== v54 ==
// microprocessor
module microprocessor(
  input             clk,
  input             sys_rst,
  input      [15:0] din,
  output     [15:0] dout,
  output     [15:0] imem_addr,
  input      [31:0] imem_data,
  output     [15:0] dmem_addr,
  output            dmem_we,
  input      [15:0] dmem_rdata,
  output            halted
);
reg [31:0] IR;             
reg [15:0] GPR [31:0];     
reg [15:0] SGPR;           
reg [15:0] PC;
reg sign, zero, overflow, carry;
reg jmp_flag;
reg stop;
localparam [2:0] idle            = 3'd0;   
localparam [2:0] fetch_inst      = 3'd1;   
localparam [2:0] dec_exec_inst   = 3'd2;   
localparam [2:0] next_inst       = 3'd3;   
localparam [2:0] sense_halt      = 3'd4;   
reg [2:0] state, next_state;
wire [15:0] src1 = GPR[IR[21:17]];
wire [15:0] src2 = IR[16] ? IR[15:0] : GPR[IR[15:11]];
wire [15:0] rdv  = GPR[IR[26:22]];
wire [16:0] sum     = {1'b0, src1} + {1'b0, src2};
wire [15:0] diff    = src1 - src2;
wire [31:0] mul_res = src1 * src2;
  ...
make LEC_CHECK=0 ABC_AREA=1 CAP_MARGIN=20 CELL_PAD_IN_SITES_GLOBAL_PLACEMENT=1 CORE_MARGIN=2 CORE_UTILIZATION=57 CTS_CLUSTER_DIAMETER=306 GPL_ROUTABILITY_DRIVEN=1 GPL_TIMING_DRIVEN=1 SLEW_MARGIN=20 finish   # period 16.3 ns
run.sh (not shown) runs the stock make flow with config.mk's settings and CLKGATE_MAP_FILE=.
In v54 the implementation ran to completion but is not tape-out ready, as the final checks report setup timing.
The inputs of v35 differ from those of v54 as listed below.
--- a/flow/config.mk
+++ b/flow/config.mk
@@ -8,9 +8,6 @@
 export ABC_AREA = 1
 export CAP_MARGIN = 20
-export CELL_PAD_IN_SITES_GLOBAL_PLACEMENT = 1
 export CORE_MARGIN = 2
-export CORE_UTILIZATION = 57
-export CTS_CLUSTER_DIAMETER = 306
-export GPL_ROUTABILITY_DRIVEN = 1
-export GPL_TIMING_DRIVEN = 1
+export CORE_UTILIZATION = 72
+export CTS_CLUSTER_SIZE = 24
 export SLEW_MARGIN = 20
==> flow/constraint.sdc <==
create_clock -name core_clock -period 15.0 [get_ports {clk}]
set_input_delay 3.0000 -clock core_clock [delete_from_list [all_inputs] [get_ports {clk}]]
set_output_delay 3.0000 -clock core_clock [all_outputs]
set_load 0.01 [all_outputs]
Results
v35 did not make it past global routing, where a tool error ended it. v54 ran in full, but the layout does not pass; the checks complain about setup timing. The fraction of the core area occupied by cells at floorplan reported for v35 is greater than that of v54 by 15 points. Looking only at placed instance count, and setting everything else aside, the higher value of v54 and v35 goes to v54. Taking v35 over v54, the die boundary height ratio works out to 0.891. Compared with v54, v35 shows post-place instance area that has gone down slightly.
The inputs of v7 differ from those of v35 as listed below.
--- a/flow/config.mk
+++ b/flow/config.mk
@@ -6,8 +6,7 @@
 export NUM_CORES = 4
 export LEC_CHECK = 0
-export ABC_AREA = 1
 export CAP_MARGIN = 20
 export CORE_MARGIN = 2
 export CORE_UTILIZATION = 72
-export CTS_CLUSTER_SIZE = 24
+export MAX_ROUTING_LAYER = met4
 export SLEW_MARGIN = 20
==> flow/constraint.sdc <==
create_clock -name core_clock -period 28.3 [get_ports {clk}]
set_input_delay 5.6600 -clock core_clock [delete_from_list [all_inputs] [get_ports {clk}]]
set_output_delay 5.6600 -clock core_clock [all_outputs]
set_load 0.01 [all_outputs]
### Flow results
Of v35 and v7, none finishes clean.
v35: aborted in global routing (tool error)
Delta(chip height, v7 - v35) < 0
Between v7 and v35, the floorplan utilization figures differ only marginally.
Against v35 as the reference, v7 delivers a higher portion of netlist area occupied by mux cells.
Going from v35 to v7, number of cells produced by synthesis now smaller; post-synthesis simple-gate area fraction down 15 points; placement row count dropped about 1%; worst-case setup slack after placement went up by 13.48 ns.
v7 gives less yosys stat chip area than v35 did.
## Diff of input files: v6 against v7
--- a/flow/config.mk
+++ b/flow/config.mk
@@ -8,5 +8,4 @@
 export CAP_MARGIN = 20
 export CORE_MARGIN = 2
-export CORE_UTILIZATION = 72
-export MAX_ROUTING_LAYER = met4
+export CORE_UTILIZATION = 58
 export SLEW_MARGIN = 20
==> flow/constraint.sdc <==
create_clock -name core_clock -period 16.3 [get_ports {clk}]
set_input_delay 3.2600 -clock core_clock [delete_from_list [all_inputs] [get_ports {clk}]]
set_output_delay 3.2600 -clock core_clock [all_outputs]
set_load 0.01 [all_outputs]
==> comparison <==
v6 — worst setup slack before clock tree synthesis 11.82 ns lower, v7 as reference. From v6 to v7, post-synthesis share of cell area spent on and-or and or-and gates did not move at all. Summary of v6 over v7: core utilization at floorplan -14 points, full die area shows an increase of 17000 sq um, post-place instance area climbed 4400 sq um, TritonCTS buffer count went up by 7. Diff v7..v6 | yosys-reported design area after synthesis | unchanged. As far as net count after synthesis goes, v7 and v6 are indistinguishable; the numbers are identical. Die boundary width, v7 and v6: lower on v7. Every stage of v6 finished as expected; the final checks, on the other hand, flagged setup timing, which means the layout fails. Diff v7 -> v6: total setup buffers inserted after CTS shows an increase of 3.0%; instance count after placement with tap cells included shows an increase of 13%.


## v15
Starting RTL as in the previous note.
==> flow/config.mk <==
export PLATFORM = sky130hd
export DESIGN_NAME = microprocessor
export DESIGN_NICKNAME = microprocessor
export VERILOG_FILES = /design/flow/design.v
export SDC_FILE = /design/flow/constraint.sdc
export NUM_CORES = 4
export LEC_CHECK = 0
export ABC_AREA = 0
export CAP_MARGIN = 20
export CELL_PAD_IN_SITES_GLOBAL_PLACEMENT = 0
export CORE_MARGIN = 2
export CORE_UTILIZATION = 68
export CTS_CLUSTER_DIAMETER = 28
export GPL_ROUTABILITY_DRIVEN = 1
export GPL_TIMING_DRIVEN = 1
export MAX_ROUTING_LAYER = met4
export SETUP_SLACK_MARGIN = 3.73
export SLEW_MARGIN = 20
==> flow/constraint.sdc <==
create_clock -name core_clock -period 28.9 [get_ports {clk}]
set_input_delay 5.7800 -clock core_clock [delete_from_list [all_inputs] [get_ports {clk}]]
set_output_delay 5.7800 -clock core_clock [all_outputs]
set_load 0.01 [all_outputs]
5_1_grt: v15 exited with error
Input-level comparison between v21 and v15:
- SETUP_SLACK_MARGIN: 3.73 -> unset
- CELL_PAD_IN_SITES_GLOBAL_PLACEMENT: 0 -> unset
- GPL_TIMING_DRIVEN: 1 -> unset
- CTS_CLUSTER_DIAMETER: 28 -> unset
- ABC_AREA: 0 -> unset
- GPL_ROUTABILITY_DRIVEN: 1 -> unset
- MAX_ROUTING_LAYER: met4 -> unset
- CORE_UTILIZATION: 68 -> 30
- the clock period (ns, I/O delays scaled along): 28.9 -> 30.0
Findings:
- Of v15 and v21, only v21 finishes the flow clean.
- Standard cell area after detailed placement of v21 exceeds that of v15 by a few percent.
- Delta (v21 minus v15): placed cell count shows an increase of 24%; number of synthesized flops with an enable pin shows no meaningful change; parity-gate share of the synthesized area counting xor and xnor cells shows no meaningful change.
Here is what was changed in the inputs of v50 compared with v21.
- putting TNS_END_PERCENT at 40 where nothing was set
- putting CTS_CLUSTER_SIZE at 99 where nothing was set
- putting CORE_ASPECT_RATIO at 0.5 where nothing was set
- putting CTS_CLUSTER_DIAMETER at 371 where nothing was set
- putting PLACE_DENSITY at 0.38 where nothing was set
- swapping 30 for 72 in CORE_UTILIZATION
- swapping 30.0 for 11.2 in the clock period (ns, I/O delays scaled along)
Notes after the runs:
- In the metrics for v50 and v21, the one carrying the higher global placement routability congestion is v50.
- The log for v50 ends in 5_1_grt with error GRT-0116, so the run never completed.
- v21 → v50: area of the core saw a decrease, starting utilization of the core area saw an increase, worst slack at placement saw a decrease, cell area after placement saw an increase, CTS buffer count saw a decrease.
[inputs] v49 vs v50
- setting SETUP_SLACK_MARGIN to 4.2 for the first time
- removing TNS_END_PERCENT (formerly 40)
- setting ABC_AREA to 1 for the first time
- removing PLACE_DENSITY (formerly 0.38)
- removing CORE_ASPECT_RATIO (formerly 0.5)
- removing CTS_CLUSTER_DIAMETER (formerly 371)
- changing CORE_UTILIZATION from 72 to 58
- removing CTS_CLUSTER_SIZE (formerly 99)
- changing the clock period (ns, I/O delays scaled along) from 11.2 to 16.3
==> results <==
What the final checks of v49 revealed, after a flow that finished every stage, was a layout that fails on negative setup slack.
Total cell area reported by yosys after synthesis is higher on v49
XOR/XNOR share of the synthesized area (higher): v49
On fraction of the mapped netlist area in compound gates, the lower figure sits with v50, not v49.
v49: effective utilization at floorplan 15 points below v50
Post-CTS setup-driven buffer insertion count, v49 and v50: larger value in v50
| placement row count | v49 vs v50 | 60% higher |
Summary of v49 over v50: synthesized cell count saw an increase; area enclosed by the die boundary saw an increase.
Measured against v50, the number of cell instances after yosys synthesis of v49 comes out at 1.5 times the reference value.
Going from v50 to v49, die width decreased 20%; distinct cell type count after synthesis shows a reduction of 45.


Starting RTL as in the previous note.
==> flow/design.v (excerpt) <==
module microprocessor(
  input             clk,
  input             sys_rst,
  input      [15:0] din,
  output     [15:0] dout,
  output     [15:0] imem_addr,
  input      [31:0] imem_data,
  output     [15:0] dmem_addr,
  output            dmem_we,
  input      [15:0] dmem_rdata,
  output            halted
);
==> flow/config.mk <==
export PLATFORM = sky130hd
export DESIGN_NAME = microprocessor
export DESIGN_NICKNAME = microprocessor
export VERILOG_FILES = /design/flow/design.v
export SDC_FILE = /design/flow/constraint.sdc
export NUM_CORES = 4
export LEC_CHECK = 0
export ABC_AREA = 1
export CAP_MARGIN = 20
export CORE_MARGIN = 2
export CORE_UTILIZATION = 52
export SLEW_MARGIN = 20
==> flow/constraint.sdc <==
create_clock -name core_clock -period 16.3 [get_ports {clk}]
set_input_delay 3.2600 -clock core_clock [delete_from_list [all_inputs] [get_ports {clk}]]
set_output_delay 3.2600 -clock core_clock [all_outputs]
set_load 0.01 [all_outputs]
The first run finished with negative setup slack left.
Edit:
ABC_AREA = not set   (was 1)
CORE_UTILIZATION = 70   (was 52)
CTS_CLUSTER_DIAMETER = 189   (was not set)
CTS_CLUSTER_SIZE = 100   (was not set)
PLACE_DENSITY = 0.37   (was not set)
SETUP_SLACK_MARGIN = 5.0   (was not set)
clock period = 24.6 ns   (was 16.3 ns; I/O delays follow)
What happened:
- The changed run stopped in global routing
- die size drops by a quarter to a third
- synthesized cell count is lower by a quarter to a third
- synthesized area decreases slightly
Edit:
CORE_UTILIZATION = 30   (was 70)
CTS_CLUSTER_DIAMETER = not set   (was 189)
CTS_CLUSTER_SIZE = not set   (was 100)
PLACE_DENSITY = not set   (was 0.37)
SETUP_SLACK_MARGIN = not set   (was 5.0)
clock period = 29.4 ns   (was 24.6 ns; I/O delays follow)
Now the flow completed without violations.
Synthesized area is unchanged.
Die size went up by well over a third.
Synthesized cell count is unchanged.
Edit:
CORE_MARGIN = 9   (was 2)
CTS_CLUSTER_DIAMETER = 258   (was not set)
GPL_ROUTABILITY_DRIVEN = 0   (was not set)
GPL_TIMING_DRIVEN = 0   (was not set)
HOLD_SLACK_MARGIN = 0.16   (was not set)
PLACE_DENSITY_LB_ADDON = 0.24   (was not set)
clock period = 30.0 ns   (was 29.4 ns; I/O delays follow)
Outcome: The new run completed, yet does not pass: negative setup slack. Routed wire length increases by 9.7%. Final area increases by 2.2%. Final cell count falls by 0.63%. Setup slack loses 1.7 ns. Register-to-register slack is worse by 1.7 ns. Utilization climbs by 0.83 points. Count of clock-buffer cells in the layout fell by 7. Die size grows by 6.9%.
